==> 12-25: inputs <==
Design axis_gain_wrapper, start of the top module:
module axis_gain_wrapper #(
    parameter integer C_S_AXI_DATA_WIDTH = 32,
    parameter integer C_S_AXI_ADDR_WIDTH = 4,
    parameter integer AUDIO_WIDTH        = 16,
    parameter integer GAIN_FBITS         = 12
)(
    input  wire aclk,
    input  wire aresetn,
    input  wire [31:0] s_axis_tdata,
    input  wire        s_axis_tlast,
    input  wire        s_axis_tvalid,
    output wire        s_axis_tready,
    output wire [31:0] m_axis_tdata,
    output wire        m_axis_tlast,
    output wire        m_axis_tvalid,
    input  wire        m_axis_tready,
    input  wire [C_S_AXI_ADDR_WIDTH-1:0] s_axi_awaddr,
    input  wire                          s_axi_awvalid,
    output reg                           s_axi_awready,
    input  wire [C_S_AXI_DATA_WIDTH-1:0] s_axi_wdata,
    input  wire [3:0]                    s_axi_wstrb,
    input  wire                          s_axi_wvalid,
    output reg                           s_axi_wready,
    output reg  [1:0]                    s_axi_bresp,
    output reg                           s_axi_bvalid,
    input  wire                          s_axi_bready,
    input  wire [C_S_AXI_ADDR_WIDTH-1:0] s_axi_araddr,
    input  wire                          s_axi_arvalid,
    output reg                           s_axi_arready,
    output reg  [C_S_AXI_DATA_WIDTH-1:0] s_axi_rdata,
    output reg  [1:0]                    s_axi_rresp,
    output reg                           s_axi_rvalid,
    input  wire                          s_axi_rready
);
    reg [31:0] reg_control;
    reg [31:0] reg_gain_l;
    reg [31:0] reg_gain_r;
    wire [1:0] addr_w = s_axi_awaddr[3:2];
    wire [1:0] addr_r = s_axi_araddr[3:2];
    always @(posedge aclk) begin
        if (!aresetn) begin
            s_axi_awready <= 1'b0;
            s_axi_wready  <= 1'b0;
            s_axi_bvalid  <= 1'b0;
            s_axi_bresp   <= 2'b00;
            reg_control <= 32'b0;
            reg_gain_l  <= 32'h0000_1000;  
            reg_gain_r  <= 32'h0000_1000;
        end else begin
            if (!s_axi_awready && s_axi_awvalid && s_axi_wvalid) begin
                s_axi_awready <= 1'b1;
                s_axi_wready  <= 1'b1;
  ...
export LEC_CHECK = 0
export ABC_AREA = 1
export CAP_MARGIN = 0
export CORE_MARGIN = 2
export CORE_UTILIZATION = 72
export CTS_CLUSTER_DIAMETER = 206
export CTS_CLUSTER_SIZE = 37
export PLACE_DENSITY = 0.64
export SETUP_SLACK_MARGIN = -0.46
export SLEW_MARGIN = 20
export TNS_END_PERCENT = 100
create_clock -name core_clock -period 5.43 [get_ports {aclk}]
run.sh (not shown) runs the stock make flow with config.mk's settings and CLKGATE_MAP_FILE=.
==> inputs of 06-13, as changes to 12-25 <==
==> flow/config.mk (replaced) <==
export PLATFORM = sky130hd
export DESIGN_NAME = axis_gain_wrapper
export DESIGN_NICKNAME = axis_gain_wrapper
export VERILOG_FILES = /design/flow/design.v
export SDC_FILE = /design/flow/constraint.sdc
export NUM_CORES = 4
export LEC_CHECK = 0
export CAP_MARGIN = 0
export CORE_MARGIN = 2
export CORE_UTILIZATION = 72
export CTS_CLUSTER_DIAMETER = 230
export CTS_CLUSTER_SIZE = 99
export PLACE_DENSITY = 0.39
export SETUP_SLACK_MARGIN = 1.49
export SLEW_MARGIN = 20
export TNS_END_PERCENT = 10
==> flow/constraint.sdc (replaced) <==
create_clock -name core_clock -period 6.57 [get_ports {aclk}]
set_input_delay 1.3140 -clock core_clock [delete_from_list [all_inputs] [get_ports {aclk}]]
set_output_delay 1.3140 -clock core_clock [all_outputs]
set_load 0.01 [all_outputs]
==> inputs of 05-28, as changes to 12-25 <==
--- a/flow/config.mk
+++ b/flow/config.mk
@@ -7,4 +7,3 @@
 export LEC_CHECK = 0
-export ABC_AREA = 1
-export CAP_MARGIN = 0
+export CAP_MARGIN = 30
 export CORE_MARGIN = 2
@@ -13,2 +12,4 @@
 export CTS_CLUSTER_SIZE = 37
+export HOLD_SLACK_MARGIN = -0.08
+export MAX_ROUTING_LAYER = met4
 export PLACE_DENSITY = 0.64
==> inputs of 07-10, as changes to 12-25 <==
==> flow/config.mk (replaced) <==
export PLATFORM = sky130hd
export DESIGN_NAME = axis_gain_wrapper
export DESIGN_NICKNAME = axis_gain_wrapper
export VERILOG_FILES = /design/flow/design.v
export SDC_FILE = /design/flow/constraint.sdc
export NUM_CORES = 4
export LEC_CHECK = 0
export CAP_MARGIN = 20
export CORE_MARGIN = 2
export CORE_UTILIZATION = 40
export GPL_TIMING_DRIVEN = 0
export SLEW_MARGIN = 20
export TNS_END_PERCENT = 25
==> flow/constraint.sdc (replaced) <==
create_clock -name core_clock -period 8.0 [get_ports {aclk}]
set_input_delay 1.6000 -clock core_clock [delete_from_list [all_inputs] [get_ports {aclk}]]
set_output_delay 1.6000 -clock core_clock [all_outputs]
set_load 0.01 [all_outputs]
==> summary of the runs <==
- 07-10 finished with timing, DRC and antenna clean. 06-13 completed and failed the layout checks on setup timing. 12-25 ended with an error in 5_1_grt on GRT-0232. 05-28 ran to the end with violations: setup timing.
- Of 06-13 and 07-10, 06-13 has the higher first-iteration DRC count (gap about 130%, measured against 07-10).
- Routed wire length, lowest first: 07-10, 06-13, 05-28.
- The lowest sequential share of layout area belongs to 06-13, the highest to 07-10.
- Count of clock-buffer cells in the layout, lowest first: 06-13, 05-28, 07-10.

---

==> inputs of try-umber <==
==> flow/design.v <==
`timescale 1ns / 1ps
module gain_core #(
    parameter integer DWIDTH = 16,  
    parameter integer GWIDTH = 16,  
    parameter integer FBITS  = 12   
)(
    input  wire                     clk,
    input  wire                     rst_n,      
    input  wire                     ce,         
    input  wire                     en,         
    input  wire signed [DWIDTH-1:0] data_i,     
    input  wire signed [GWIDTH-1:0] data_gain,  
    output reg  signed [DWIDTH-1:0] data_o      
);
    wire signed [DWIDTH+GWIDTH-1:0] mult_raw;
    wire signed [DWIDTH+GWIDTH-1:0] mult_rounded;
    wire signed [DWIDTH+GWIDTH-1-FBITS:0] mult_scaled;
    localparam signed [DWIDTH-1:0] MAX_VAL = {1'b0, {(DWIDTH-1){1'b1}}};  
    localparam signed [DWIDTH-1:0] MIN_VAL = {1'b1, {(DWIDTH-1){1'b0}}};  
    assign mult_raw = data_i * data_gain;
    assign mult_rounded = mult_raw + (1 << (FBITS-1));
    assign mult_scaled = mult_rounded >>> FBITS;
    always @(posedge clk) begin
        if (!rst_n) begin
            data_o <= 0;
        end else if (ce) begin
            if (!en) begin
                data_o <= data_i;
            end else begin
                if (mult_scaled > MAX_VAL) begin
                    data_o <= MAX_VAL;
                end else if (mult_scaled < MIN_VAL) begin
                    data_o <= MIN_VAL;
                end else begin
                    data_o <= mult_scaled[DWIDTH-1:0];
                end
            end
        end
    end
endmodule
`timescale 1ns / 1ps
module axis_gain_wrapper #(
    parameter integer C_S_AXI_DATA_WIDTH = 32,
    parameter integer C_S_AXI_ADDR_WIDTH = 4,
    parameter integer AUDIO_WIDTH        = 16,
    parameter integer GAIN_FBITS         = 12
)(
    input  wire aclk,
    input  wire aresetn,
    input  wire [31:0] s_axis_tdata,
    input  wire        s_axis_tlast,
    input  wire        s_axis_tvalid,
    output wire        s_axis_tready,
    output wire [31:0] m_axis_tdata,
    output wire        m_axis_tlast,
    output wire        m_axis_tvalid,
    input  wire        m_axis_tready,
    input  wire [C_S_AXI_ADDR_WIDTH-1:0] s_axi_awaddr,
    input  wire                          s_axi_awvalid,
    output reg                           s_axi_awready,
    input  wire [C_S_AXI_DATA_WIDTH-1:0] s_axi_wdata,
    input  wire [3:0]                    s_axi_wstrb,
    input  wire                          s_axi_wvalid,
    output reg                           s_axi_wready,
    output reg  [1:0]                    s_axi_bresp,
    output reg                           s_axi_bvalid,
    input  wire                          s_axi_bready,
    input  wire [C_S_AXI_ADDR_WIDTH-1:0] s_axi_araddr,
    input  wire                          s_axi_arvalid,
    output reg                           s_axi_arready,
    output reg  [C_S_AXI_DATA_WIDTH-1:0] s_axi_rdata,
    output reg  [1:0]                    s_axi_rresp,
    output reg                           s_axi_rvalid,
    input  wire                          s_axi_rready
);
    reg [31:0] reg_control;
    reg [31:0] reg_gain_l;
    reg [31:0] reg_gain_r;
    wire [1:0] addr_w = s_axi_awaddr[3:2];
    wire [1:0] addr_r = s_axi_araddr[3:2];
    always @(posedge aclk) begin
        if (!aresetn) begin
            s_axi_awready <= 1'b0;
            s_axi_wready  <= 1'b0;
            s_axi_bvalid  <= 1'b0;
            s_axi_bresp   <= 2'b00;
            reg_control <= 32'b0;
            reg_gain_l  <= 32'h0000_1000;  
            reg_gain_r  <= 32'h0000_1000;
        end else begin
            if (!s_axi_awready && s_axi_awvalid && s_axi_wvalid) begin
                s_axi_awready <= 1'b1;
                s_axi_wready  <= 1'b1;
                case (addr_w)
                    2'h0: reg_control <= s_axi_wdata;
                    2'h1: reg_gain_l  <= s_axi_wdata;
                    2'h2: reg_gain_r  <= s_axi_wdata;
                    default: ;
                endcase
            end else begin
                s_axi_awready <= 1'b0;
                s_axi_wready  <= 1'b0;
            end
            if (s_axi_awready && !s_axi_bvalid) begin
                s_axi_bvalid <= 1'b1;
                s_axi_bresp  <= 2'b00;
            end else if (s_axi_bready) begin
                s_axi_bvalid <= 1'b0;
            end
        end
    end
    always @(posedge aclk) begin
        if (!aresetn) begin
            s_axi_arready <= 1'b0;
            s_axi_rvalid  <= 1'b0;
            s_axi_rdata   <= 32'b0;
            s_axi_rresp   <= 2'b00;
        end else begin
            if (!s_axi_arready && s_axi_arvalid) begin
                s_axi_arready <= 1'b1;
                s_axi_rvalid  <= 1'b1;
                case (addr_r)
                    2'h0: s_axi_rdata <= reg_control;
                    2'h1: s_axi_rdata <= reg_gain_l;
                    2'h2: s_axi_rdata <= reg_gain_r;
                    default: s_axi_rdata <= 32'b0;
                endcase
            end else begin
                s_axi_arready <= 1'b0;
                if (s_axi_rvalid && s_axi_rready)
                    s_axi_rvalid <= 1'b0;
            end
        end
    end
    reg valid_d;
    reg last_d;
    wire stream_ready = m_axis_tready || !valid_d;
    assign s_axis_tready = stream_ready;
    assign m_axis_tvalid = valid_d;
    assign m_axis_tlast  = last_d;
    wire core_ce     = stream_ready;
    wire gain_enable = reg_control[0];
    gain_core #(
        .DWIDTH(AUDIO_WIDTH),
        .GWIDTH(16),
        .FBITS (GAIN_FBITS)
    ) u_gain_l (
        .clk       (aclk),
        .rst_n     (aresetn),
        .ce        (core_ce),
        .en        (gain_enable),
        .data_i    (s_axis_tdata[15:0]),
        .data_gain (reg_gain_l[15:0]),
        .data_o    (m_axis_tdata[15:0])
    );
    gain_core #(
        .DWIDTH(AUDIO_WIDTH),
        .GWIDTH(16),
        .FBITS (GAIN_FBITS)
    ) u_gain_r (
        .clk       (aclk),
        .rst_n     (aresetn),
        .ce        (core_ce),
        .en        (gain_enable),
        .data_i    (s_axis_tdata[31:16]),
        .data_gain (reg_gain_r[15:0]),
        .data_o    (m_axis_tdata[31:16])
    );
    always @(posedge aclk) begin
        if (!aresetn) begin
            valid_d <= 1'b0;
            last_d  <= 1'b0;
        end else if (stream_ready) begin
            valid_d <= s_axis_tvalid;
            last_d  <= s_axis_tlast;
        end
    end
endmodule
==> flow/run.sh <==
#!/bin/bash
# the make line also repeats each setting of config.mk as NAME=value (left out here)
make -C /OpenROAD-flow-scripts/flow DESIGN_CONFIG=/design/flow/config.mk WORK_HOME=/design/flow/orfs CLKGATE_MAP_FILE= finish
==> flow/config.mk <==
export PLATFORM = sky130hd
export DESIGN_NAME = axis_gain_wrapper
export DESIGN_NICKNAME = axis_gain_wrapper
export VERILOG_FILES = /design/flow/design.v
export SDC_FILE = /design/flow/constraint.sdc
export NUM_CORES = 4
export LEC_CHECK = 0
export CAP_MARGIN = 20
export CORE_MARGIN = 2
export CORE_UTILIZATION = 66
export CTS_CLUSTER_DIAMETER = 380
export CTS_CLUSTER_SIZE = 14
export HOLD_SLACK_MARGIN = 0.24
export PLACE_DENSITY_LB_ADDON = 0.01
export SETUP_SLACK_MARGIN = 0.82
export SLEW_MARGIN = 20
export TNS_END_PERCENT = 5
==> flow/constraint.sdc <==
create_clock -name core_clock -period 4.38 [get_ports {aclk}]
set_input_delay 0.8760 -clock core_clock [delete_from_list [all_inputs] [get_ports {aclk}]]
set_output_delay 0.8760 -clock core_clock [all_outputs]
set_load 0.01 [all_outputs]
==> try-willow: changes against try-umber <==
Settings changed: CORE_UTILIZATION 66 to 72, CTS_CLUSTER_DIAMETER 380 to 215, CTS_CLUSTER_SIZE 14 to 32, HOLD_SLACK_MARGIN 0.24 to default, PLACE_DENSITY from default to 0.64, PLACE_DENSITY_LB_ADDON 0.01 to default, SETUP_SLACK_MARGIN 0.82 to 1.85, TNS_END_PERCENT 5 to default.
==> flow/constraint.sdc (replaced) <==
create_clock -name core_clock -period 6.41 [get_ports {aclk}]
set_input_delay 1.2820 -clock core_clock [delete_from_list [all_inputs] [get_ports {aclk}]]
set_output_delay 1.2820 -clock core_clock [all_outputs]
set_load 0.01 [all_outputs]
==> try-delta: changes against try-umber <==
Settings changed: CORE_UTILIZATION 66 to 40, CTS_CLUSTER_DIAMETER 380 to default, CTS_CLUSTER_SIZE 14 to default, HOLD_SLACK_MARGIN 0.24 to default, PLACE_DENSITY_LB_ADDON 0.01 to default, SETUP_SLACK_MARGIN 0.82 to default, TNS_END_PERCENT 5 to default.
==> flow/constraint.sdc (replaced) <==
create_clock -name core_clock -period 8.0 [get_ports {aclk}]
set_input_delay 1.6000 -clock core_clock [delete_from_list [all_inputs] [get_ports {aclk}]]
set_output_delay 1.6000 -clock core_clock [all_outputs]
set_load 0.01 [all_outputs]
==> comparison <==
- try-willow completed and failed the layout checks on negative setup slack. try-umber produced a layout that fails on negative setup slack. try-delta went through all stages and came out clean.
- Clock skew: try-delta < try-umber < try-willow.
- Count of clock-buffer cells in the layout: try-umber is higher than try-willow (2).
- Total power, lowest first: try-delta, try-willow, try-umber.
- Against try-umber, the register-to-register slack of try-delta is better by 3.4 ns.
- In try-delta the combinational power is lower than in try-willow, by 44%.
- The highest first-iteration DRC count belongs to try-willow, the lowest to try-delta.
- The highest non-clock buffer count belongs to try-umber, the lowest to try-delta.
- The highest die size belongs to try-delta, the lowest to try-willow.
- In try-umber the final cell count is smaller than in try-delta, by 4.2%.
- Utilization: try-willow is higher than try-umber (8.2 points).
==> figures <==
quantity	try-delta	try-willow	try-umber
Final total negative setup slack	0 ns	-41.65 ns	-72.07 ns
Endpoint of the worst setup timing path	u_gain_l.data_o[1]	u_gain_l.data_o[11]	u_gain_r.data_o[10]
Slew headroom	40.2%	34.2%	40.8%
Data required time of the critical path	8.36 ns	6.75 ns	4.71 ns
Critical-path top delay cell	sky130_fd_sc_hd__or4_1	sky130_fd_sc_hd__fa_1	sky130_fd_sc_hd__fa_1
Post-route cell area	31000 um^2	33200 um^2	33000 um^2
Number of DRC violations after detailed-routing iteration 0	1001	4091	1730
Power dissipated in sequential cells	896 uW	1120 uW	1620 uW
Relative contribution of the clock network to total power	26.0%	22.6%	24.1%
Non-clock buffer count	422	573	582
Number of tap cells added at floorplan	855	461	518
Startpoint of the most critical register-to-register path	reg_gain_l[4]	reg_gain_r[6]	reg_gain_r[6]
Initial antenna violation count	4	7	0
Utilization after layout	48.1%	93.2%	84.9%
Routed wire per std cell	16.8 um	26.4 um	19.8 um
Logic Gate Count	2092	2092	2093
Full die area	67300 um^2	37800 um^2	41200 um^2
Layout clock buffer count	19	17	19
Part of the power in combinational logic	47.0%	55.2%	51.6%
Outcome	timing/DRC/antenna clean	failed layout checks	failed layout checks
Violated checks	-	negative setup slack	negative setup slack
Number of stages on the worst setup path	25	28	26
Internal power	2050 uW	2860 uW	4060 uW
Power figures rest on the tool's default switching activity, not on a simulated workload.
